==> violet <==
==> flow/design.v <==
module Cfu (
    input               cmd_valid,
    output              cmd_ready,
    input      [9:0]    cmd_payload_function_id,
    input      [31:0]   cmd_payload_inputs_0,
    input      [31:0]   cmd_payload_inputs_1,
    output reg          rsp_valid,
    input               rsp_ready,
    output reg [31:0]   rsp_payload_outputs_0,
    input               reset,
    input               clk
);
    reg signed [31:0] InputOffset, FilterOffset;
    reg signed [31:0] accumulator;  
    reg signed [31:0] acc0, acc1, acc2, acc3;
    reg [31:0] global_input;
    wire [31:0] simd_input = (cmd_payload_function_id[9:3] == 7'd0) ? cmd_payload_inputs_0 : global_input;
    wire [31:0] simd_filter = (cmd_payload_function_id[9:3] == 7'd0) ? cmd_payload_inputs_1 : cmd_payload_inputs_0;
    wire signed [31:0] prod_0, prod_1, prod_2, prod_3;
    assign prod_0 = ($signed(simd_input[7 : 0]) + InputOffset) * ($signed(simd_filter[7 : 0]) + FilterOffset);
    assign prod_1 = ($signed(simd_input[15: 8]) + InputOffset) * ($signed(simd_filter[15: 8]) + FilterOffset);
    assign prod_2 = ($signed(simd_input[23:16]) + InputOffset) * ($signed(simd_filter[23:16]) + FilterOffset);
    assign prod_3 = ($signed(simd_input[31:24]) + InputOffset) * ($signed(simd_filter[31:24]) + FilterOffset);
    wire signed [31:0] sum_prods;
    assign sum_prods = prod_0 + prod_1 + prod_2 + prod_3;
    assign cmd_ready = ~rsp_valid;
    always @(posedge clk) begin
        if (reset) begin
            rsp_payload_outputs_0 <= 32'b0;
            rsp_valid <= 1'b0;
            InputOffset <= 32'd0;
            FilterOffset <= 32'd0;
            accumulator <= 32'd0;
            acc0 <= 32'd0;
            acc1 <= 32'd0;
            acc2 <= 32'd0;
            acc3 <= 32'd0;
            global_input <= 32'd0;
        end else if (rsp_valid) begin
            if (rsp_ready) rsp_valid <= 1'b0;
        end else if (cmd_valid) begin
            rsp_valid <= 1'b1;
            case (cmd_payload_function_id[9:3])
                7'd0: begin
                    accumulator <= accumulator + sum_prods;
                    rsp_payload_outputs_0 <= accumulator;
                end
                7'd1: begin
                    accumulator <= 32'd0;
                    rsp_payload_outputs_0 <= 32'd0;
                end
                7'd2: begin
                    InputOffset <= $signed(cmd_payload_inputs_0);
                    rsp_payload_outputs_0 <= $signed(cmd_payload_inputs_0);
                end
                7'd3: begin
                    FilterOffset <= $signed(cmd_payload_inputs_0);
                    rsp_payload_outputs_0 <= $signed(cmd_payload_inputs_0);
                end
                7'd4: begin
                    rsp_payload_outputs_0 <= accumulator;
                end
                7'd5: begin
                    global_input <= cmd_payload_inputs_0;
                end
                7'd6: begin
                    acc0 <= acc0 + sum_prods;
                end
                7'd7: begin
                    acc1 <= acc1 + sum_prods;
                end
                7'd8: begin
                    acc2 <= acc2 + sum_prods;
                end
                7'd9: begin
                    acc3 <= acc3 + sum_prods;
                end
                7'd10: begin
                    acc0 <= 32'd0;
                    acc1 <= 32'd0;
                    acc2 <= 32'd0;
                    acc3 <= 32'd0;
                end
                7'd11: rsp_payload_outputs_0 <= acc0;
                7'd12: rsp_payload_outputs_0 <= acc1;
                7'd13: rsp_payload_outputs_0 <= acc2;
                7'd14: rsp_payload_outputs_0 <= acc3;
                default: rsp_payload_outputs_0 <= 32'b0;
            endcase
        end
    end
endmodule
==> flow/run.sh <==
#!/bin/bash
# the make line also repeats each setting of config.mk as NAME=value (left out here)
make -C /OpenROAD-flow-scripts/flow DESIGN_CONFIG=/design/flow/config.mk WORK_HOME=/design/flow/orfs CLKGATE_MAP_FILE= finish
==> flow/config.mk <==
export PLATFORM = sky130hd
export DESIGN_NAME = Cfu
export DESIGN_NICKNAME = Cfu
export VERILOG_FILES = /design/flow/design.v
export SDC_FILE = /design/flow/constraint.sdc
export NUM_CORES = 4
export LEC_CHECK = 0
export CAP_MARGIN = 25
export CELL_PAD_IN_SITES_DETAIL_PLACEMENT = 1
export CELL_PAD_IN_SITES_GLOBAL_PLACEMENT = 1
export CORE_ASPECT_RATIO = 1.07
export CORE_MARGIN = 2
export CORE_UTILIZATION = 23
export CTS_CLUSTER_SIZE = 11
export GPL_ROUTABILITY_DRIVEN = 0
export HOLD_SLACK_MARGIN = -0.07
export MAX_ROUTING_LAYER = met4
export SLEW_MARGIN = 20
export TNS_END_PERCENT = 50
==> flow/constraint.sdc <==
create_clock -name core_clock -period 20.0 [get_ports {clk}]
set_input_delay 4.0000 -clock core_clock [delete_from_list [all_inputs] [get_ports {clk}]]
set_output_delay 4.0000 -clock core_clock [all_outputs]
set_load 0.01 [all_outputs]
==> nickel (differences from violet) <==
Settings changed: CAP_MARGIN 25 to 20, CELL_PAD_IN_SITES_DETAIL_PLACEMENT 1 to default, CELL_PAD_IN_SITES_GLOBAL_PLACEMENT 1 to default, CORE_ASPECT_RATIO 1.07 to default, CORE_UTILIZATION 23 to 71, CTS_CLUSTER_DIAMETER from default to 240, CTS_CLUSTER_SIZE 11 to 22, GPL_ROUTABILITY_DRIVEN 0 to default, HOLD_SLACK_MARGIN -0.07 to -0.05, MAX_ROUTING_LAYER met4 to default, MIN_ROUTING_LAYER from default to met1, SETUP_SLACK_MARGIN from default to 2.36, TNS_END_PERCENT 50 to default.
==> flow/constraint.sdc (replaced) <==
create_clock -name core_clock -period 17.3 [get_ports {clk}]
set_input_delay 3.4600 -clock core_clock [delete_from_list [all_inputs] [get_ports {clk}]]
set_output_delay 3.4600 -clock core_clock [all_outputs]
set_load 0.01 [all_outputs]
==> maple (differences from violet) <==
Settings changed: ABC_AREA from default to 1, CAP_MARGIN 25 to 20, CELL_PAD_IN_SITES_DETAIL_PLACEMENT 1 to default, CELL_PAD_IN_SITES_GLOBAL_PLACEMENT 1 to default, CORE_ASPECT_RATIO 1.07 to default, CORE_UTILIZATION 23 to 72, GPL_ROUTABILITY_DRIVEN 0 to default, HOLD_SLACK_MARGIN -0.07 to default, MAX_ROUTING_LAYER met4 to default, PLACE_DENSITY from default to 0.37, TNS_END_PERCENT 50 to 5.
==> flow/constraint.sdc (replaced) <==
create_clock -name core_clock -period 8.04 [get_ports {clk}]
set_input_delay 1.6080 -clock core_clock [delete_from_list [all_inputs] [get_ports {clk}]]
set_output_delay 1.6080 -clock core_clock [all_outputs]
set_load 0.01 [all_outputs]
==> flow_results.xml <==
<?xml version="1.0" encoding="UTF-8"?>
<metrics>
  <group name="die">
    <metric name="chipHeight" unit="µm">376</metric>
    <metric name="chipArea" unit="µm²">142000</metric>
  </group>
  <group name="synthesis">
    <metric name="adder_share" unit="%">48.6</metric>
    <metric name="ys_chip_area" unit="µm²">99900</metric>
    <metric name="avgSynthCellArea" unit="µm²">7.31</metric>
    <metric name="synth_cells" unit="">13700</metric>
    <metric name="synth.top_cells.by_area" unit="">fa_1, ha_1, nand2_1, inv_1, dfxtp_1</metric>
    <metric name="yosysSeqAreaShare" unit="%">5.79</metric>
  </group>
  <group name="placed_design">
    <metric name="dp.cells" unit="">17800</metric>
    <metric name="dp_hpwl" unit="mm">387</metric>
  </group>
  <group name="outcome">
    <metric name="stop_error" unit="">[ERROR GRT-0116] Global routing finished with congestion. Check the congestion regions in the DRC Viewer.</metric>
    <metric name="status" unit="">did not finish</metric>
    <metric name="outcome.stop_stage" unit="">global routing (5_1_grt)</metric>
  </group>
  <group name="clock_network">
    <metric name="post_cts.repair.setup_buffers" unit="">60</metric>
  </group>
  <group name="grt">
    <metric name="grt_overflow" unit="">1294</metric>
  </group>
</metrics>
[end of results for maple]
==> flow_results.xml <==
<?xml version="1.0" encoding="UTF-8"?>
<metrics>
  <group name="clock_network">
    <metric name="clk_latency" unit="ns">0.59</metric>
    <metric name="post_cts.repair.setup_buffers" unit="">0</metric>
  </group>
  <group name="grt">
    <metric name="grt_max_degree" unit="">85</metric>
    <metric name="grt_overflow" unit="">0</metric>
  </group>
  <group name="synthesis">
    <metric name="ys_chip_area" unit="µm²">95400</metric>
    <metric name="adder_share" unit="%">50.9</metric>
    <metric name="post_synth_ao_oa_area_fraction" unit="%">9.66</metric>
    <metric name="synth.top_cells.by_area" unit="">fa_1, ha_1, inv_1, dfxtp_1, nand2_1</metric>
    <metric name="avgSynthCellArea" unit="µm²">8.48</metric>
  </group>
  <group name="worst_setup_path">
    <metric name="crit_top_cell" unit="">fa_1</metric>
    <metric name="timing.critical_path.to_type" unit="">flip-flop</metric>
  </group>
  <group name="outcome">
    <metric name="status" unit="">no timing/DRC/antenna violations</metric>
  </group>
  <group name="final_timing">
    <metric name="max_freq" unit="MHz">51.6</metric>
  </group>
  <group name="drt">
    <metric name="wl_met2" unit="mm">198</metric>
  </group>
  <group name="job">
    <metric name="max_cap_viol_count" unit="">0</metric>
  </group>
  <group name="placed_design">
    <metric name="dp_hpwl" unit="mm">371</metric>
  </group>
  <group name="die">
    <metric name="chipArea" unit="µm²">420000</metric>
  </group>
</metrics>
[end of results for violet]
==> flow_results.xml <==
<?xml version="1.0" encoding="UTF-8"?>
<metrics>
  <group name="outcome">
    <metric name="status" unit="">failed layout checks</metric>
    <metric name="check-failures" unit="">negative setup slack</metric>
  </group>
  <group name="synthesis">
    <metric name="synth.top_cells.by_area" unit="">fa_1, ha_1, inv_1, dfxtp_1, nand2_1</metric>
    <metric name="ys_chip_area" unit="µm²">95400</metric>
    <metric name="adder_share" unit="%">50.9</metric>
  </group>
  <group name="placed_design">
    <metric name="dp_hpwl" unit="mm">313</metric>
    <metric name="dp.cells" unit="">13900</metric>
  </group>
  <group name="final_timing">
    <metric name="final-setup-viol-count" unit="">2</metric>
    <metric name="setup_ws" unit="ns">-0.0673</metric>
  </group>
  <group name="die">
    <metric name="chipHeight" unit="µm">371</metric>
  </group>
  <group name="clock_network">
    <metric name="post_cts.repair.setup_buffers" unit="">57</metric>
  </group>
</metrics>
[end of results for nickel]

---

==> job 5479: inputs <==
Starts from the design.v that is shown in full above.
==> flow/config.mk <==
export PLATFORM = sky130hd
export DESIGN_NAME = Cfu
export DESIGN_NICKNAME = Cfu
export VERILOG_FILES = /design/flow/design.v
export SDC_FILE = /design/flow/constraint.sdc
export NUM_CORES = 4
export LEC_CHECK = 0
export ABC_AREA = 1
export CAP_MARGIN = 0
export CORE_MARGIN = 2
export CORE_UTILIZATION = 72
export CTS_CLUSTER_DIAMETER = 320
export CTS_CLUSTER_SIZE = 11
export PLACE_DENSITY = 0.37
export SLEW_MARGIN = 20
export TNS_END_PERCENT = 5
==> flow/constraint.sdc <==
create_clock -name core_clock -period 8.04 [get_ports {clk}]
set_input_delay 1.6080 -clock core_clock [delete_from_list [all_inputs] [get_ports {clk}]]
set_output_delay 1.6080 -clock core_clock [all_outputs]
set_load 0.01 [all_outputs]
run.sh (not shown) runs the stock make flow with config.mk's settings and CLKGATE_MAP_FILE=.
==> inputs of job 6436, as changes to job 5479 <==
ABC_AREA = unset   (was 1)
CAP_MARGIN = 20   (was 0)
CORE_UTILIZATION = 23   (was 72)
CTS_CLUSTER_DIAMETER = unset   (was 320)
CTS_CLUSTER_SIZE = unset   (was 11)
HOLD_SLACK_MARGIN = -0.06   (was unset)
MAX_ROUTING_LAYER = met4   (was unset)
PLACE_DENSITY = unset   (was 0.37)
TNS_END_PERCENT = unset   (was 5)
==> flow/constraint.sdc (replaced) <==
create_clock -name core_clock -period 20.0 [get_ports {clk}]
set_input_delay 4.0000 -clock core_clock [delete_from_list [all_inputs] [get_ports {clk}]]
set_output_delay 4.0000 -clock core_clock [all_outputs]
set_load 0.01 [all_outputs]
==> inputs of job 2442, as changes to job 5479 <==
CAP_MARGIN = 20   (was 0)
CELL_PAD_IN_SITES_DETAIL_PLACEMENT = 2   (was unset)
CELL_PAD_IN_SITES_GLOBAL_PLACEMENT = 2   (was unset)
CORE_MARGIN = 10   (was 2)
CORE_UTILIZATION = 40   (was 72)
CTS_CLUSTER_DIAMETER = unset   (was 320)
GPL_TIMING_DRIVEN = 0   (was unset)
MAX_ROUTING_LAYER = met4   (was unset)
MIN_ROUTING_LAYER = met2   (was unset)
PLACE_DENSITY = unset   (was 0.37)
SETUP_SLACK_MARGIN = -1.75   (was unset)
TNS_END_PERCENT = unset   (was 5)
==> flow/constraint.sdc (replaced) <==
create_clock -name core_clock -period 20.0 [get_ports {clk}]
set_input_delay 4.0000 -clock core_clock [delete_from_list [all_inputs] [get_ports {clk}]]
set_output_delay 4.0000 -clock core_clock [all_outputs]
set_load 0.01 [all_outputs]
==> comparison table <==
	job 6436	job 5479	job 2442
Run status	complete, no violations	stopped before the end	stopped before the end
Failing step	-	global routing (5_1_grt)	global routing (5_1_grt)
Placed Instance Area	0.106 mm^2	0.124 mm^2	0.106 mm^2
Number of gates resized after cts	0	616	5
Cell total in the yosys stat output	11300	13700	13700
Post CTS Setup Buffer Count	0	110	0
Xor and xnor fraction of the mapped netlist area	6.49%	2.19%	2.19%
Total clock buffers created by CTS	34	30	37
Post-placement setup slack	-0.0211 ns	-6.87 ns	-2.63 ns
Part of the Yosys area used for sequential elements	6.06%	5.79%	5.79%
Core Util at FP	23.1%	72.6%	40.2%
Average cell area after synthesis	8.48 um^2	7.31 um^2	7.31 um^2
Fraction of synthesized area in multiplexers	0.877%	0%	0%
Vertical die dimension	648 um	376 um	520 um
Area of the mapped netlist	0.0954 mm^2	0.0999 mm^2	0.0999 mm^2
Post-synthesis net count	14100	16500	16500
Die area	0.420 mm^2	0.142 mm^2	0.270 mm^2
Number of distinct library cells after synthesis	97	68	68
Summed standard-cell area reported by yosys	0.0954 mm^2	0.0999 mm^2	0.0999 mm^2
Std-Cell Core Area	0.413 mm^2	0.137 mm^2	0.248 mm^2
Final RePlAce weighted congestion	1.02	1.24	1.22
HPWL reported at the end of detailed placement	329 mm	387 mm	502 mm
FA/HA/MAJ Cells, Area Fraction	50.9%	48.6%	48.6%
Die Width	648 um	376 um	520 um
Area leader share	38.0%	36.3%	36.3%
Core Rows	236	136	183

---

==> inputs of job 2484 <==
RTL: the design.v shown in full above, as it stands there.
make LEC_CHECK=0 CAP_MARGIN=30 CELL_PAD_IN_SITES_DETAIL_PLACEMENT=2 CORE_MARGIN=2 CORE_UTILIZATION=46 CTS_CLUSTER_SIZE=22 GPL_TIMING_DRIVEN=0 HOLD_SLACK_MARGIN=-0.05 MIN_ROUTING_LAYER=met1 PLACE_DENSITY=0.44 SETUP_SLACK_MARGIN=1.86 SLEW_MARGIN=20 finish   # period 18.0 ns
==> inputs of job 1543, as changes to job 2484 <==
Settings changed: CAP_MARGIN 30 to 20, CELL_PAD_IN_SITES_DETAIL_PLACEMENT 2 to not set, CORE_UTILIZATION 46 to 72, CTS_CLUSTER_DIAMETER set to 350, CTS_CLUSTER_SIZE 22 to not set, GPL_TIMING_DRIVEN 0 to not set, HOLD_SLACK_MARGIN -0.05 to not set, MIN_ROUTING_LAYER met1 to not set, PLACE_DENSITY 0.44 to not set, PLACE_DENSITY_LB_ADDON set to 0.0, SETUP_SLACK_MARGIN 1.86 to 2.83.
==> flow/constraint.sdc (replaced) <==
create_clock -name core_clock -period 16.9 [get_ports {clk}]
set_input_delay 3.3800 -clock core_clock [delete_from_list [all_inputs] [get_ports {clk}]]
set_output_delay 3.3800 -clock core_clock [all_outputs]
set_load 0.01 [all_outputs]
==> inputs of job 6263, as changes to job 2484 <==
Settings changed: ABC_AREA set to 1, CAP_MARGIN 30 to 20, CELL_PAD_IN_SITES_DETAIL_PLACEMENT 2 to not set, CORE_UTILIZATION 46 to 72, CTS_CLUSTER_SIZE 22 to 99, GPL_TIMING_DRIVEN 0 to not set, HOLD_SLACK_MARGIN -0.05 to not set, MIN_ROUTING_LAYER met1 to not set, PLACE_DENSITY 0.44 to not set, SETUP_SLACK_MARGIN 1.86 to not set.
==> flow/constraint.sdc (replaced) <==
create_clock -name core_clock -period 7.8 [get_ports {clk}]
set_input_delay 1.5600 -clock core_clock [delete_from_list [all_inputs] [get_ports {clk}]]
set_output_delay 1.5600 -clock core_clock [all_outputs]
set_load 0.01 [all_outputs]
==> inputs of job 1478, as changes to job 2484 <==
Settings changed: ABC_AREA set to 1, CAP_MARGIN 30 to 20, CELL_PAD_IN_SITES_GLOBAL_PLACEMENT set to 2, CORE_MARGIN 2 to 10, CORE_UTILIZATION 46 to 51, CTS_CLUSTER_SIZE 22 to 11, HOLD_SLACK_MARGIN -0.05 to not set, MAX_ROUTING_LAYER set to met4, MIN_ROUTING_LAYER met1 to met2, PLACE_DENSITY 0.44 to not set, SETUP_SLACK_MARGIN 1.86 to 4.05, SLEW_MARGIN 20 to 25.
==> flow/constraint.sdc (replaced) <==
create_clock -name core_clock -period 20.0 [get_ports {clk}]
set_input_delay 4.0000 -clock core_clock [delete_from_list [all_inputs] [get_ports {clk}]]
set_output_delay 4.0000 -clock core_clock [all_outputs]
set_load 0.01 [all_outputs]
==> qor summary <==
metric	job 1478	job 6263	job 1543	job 2484
Dpl cell area	-	123700 sq um	111300 sq um	101900 sq um
Number of gates resized after CTS	-	692	162	696
Outcome	stopped before the end	stopped before the end	failed layout checks	stopped before the end
Last stage reached	3_5_place_dp	5_1_grt	-	5_1_grt
Violated checks	-	-	setup timing	-
Die Span Y	462.5 um	376.4 um	368.0 um	459.4 um
Simple share	22.49%	22.49%	15.59%	15.59%
Last weighted congestion value of the routability-driven placer	1.295	1.240	1.161	1.033
Area of the die	213900 sq um	141700 sq um	135400 sq um	211000 sq um
Fraction of the yosys area taken by sequential cells	5.793%	5.793%	6.065%	6.065%
Count of unique library cells instantiated by Yosys	68	68	97	97
Compound Share, Synth	7.775%	7.775%	9.655%	9.655%
Synth top cell by count	sky130_fd_sc_hd__nand2_1	sky130_fd_sc_hd__nand2_1	sky130_fd_sc_hd__inv_1	sky130_fd_sc_hd__inv_1
Post-Place Worst Slack	-	-7.073 ns	-1.366 ns	-3.411 ns
Number of buffers inserted for hold repair after clock tree synthesis	-	0	0	0
Count of buffers inserted at the top-level ports	107	108	108	106
Post-synthesis average cell area	7.308 sq um	7.308 sq um	8.479 sq um	8.479 sq um
Core Region	194800 sq um	137500 sq um	131500 sq um	206700 sq um
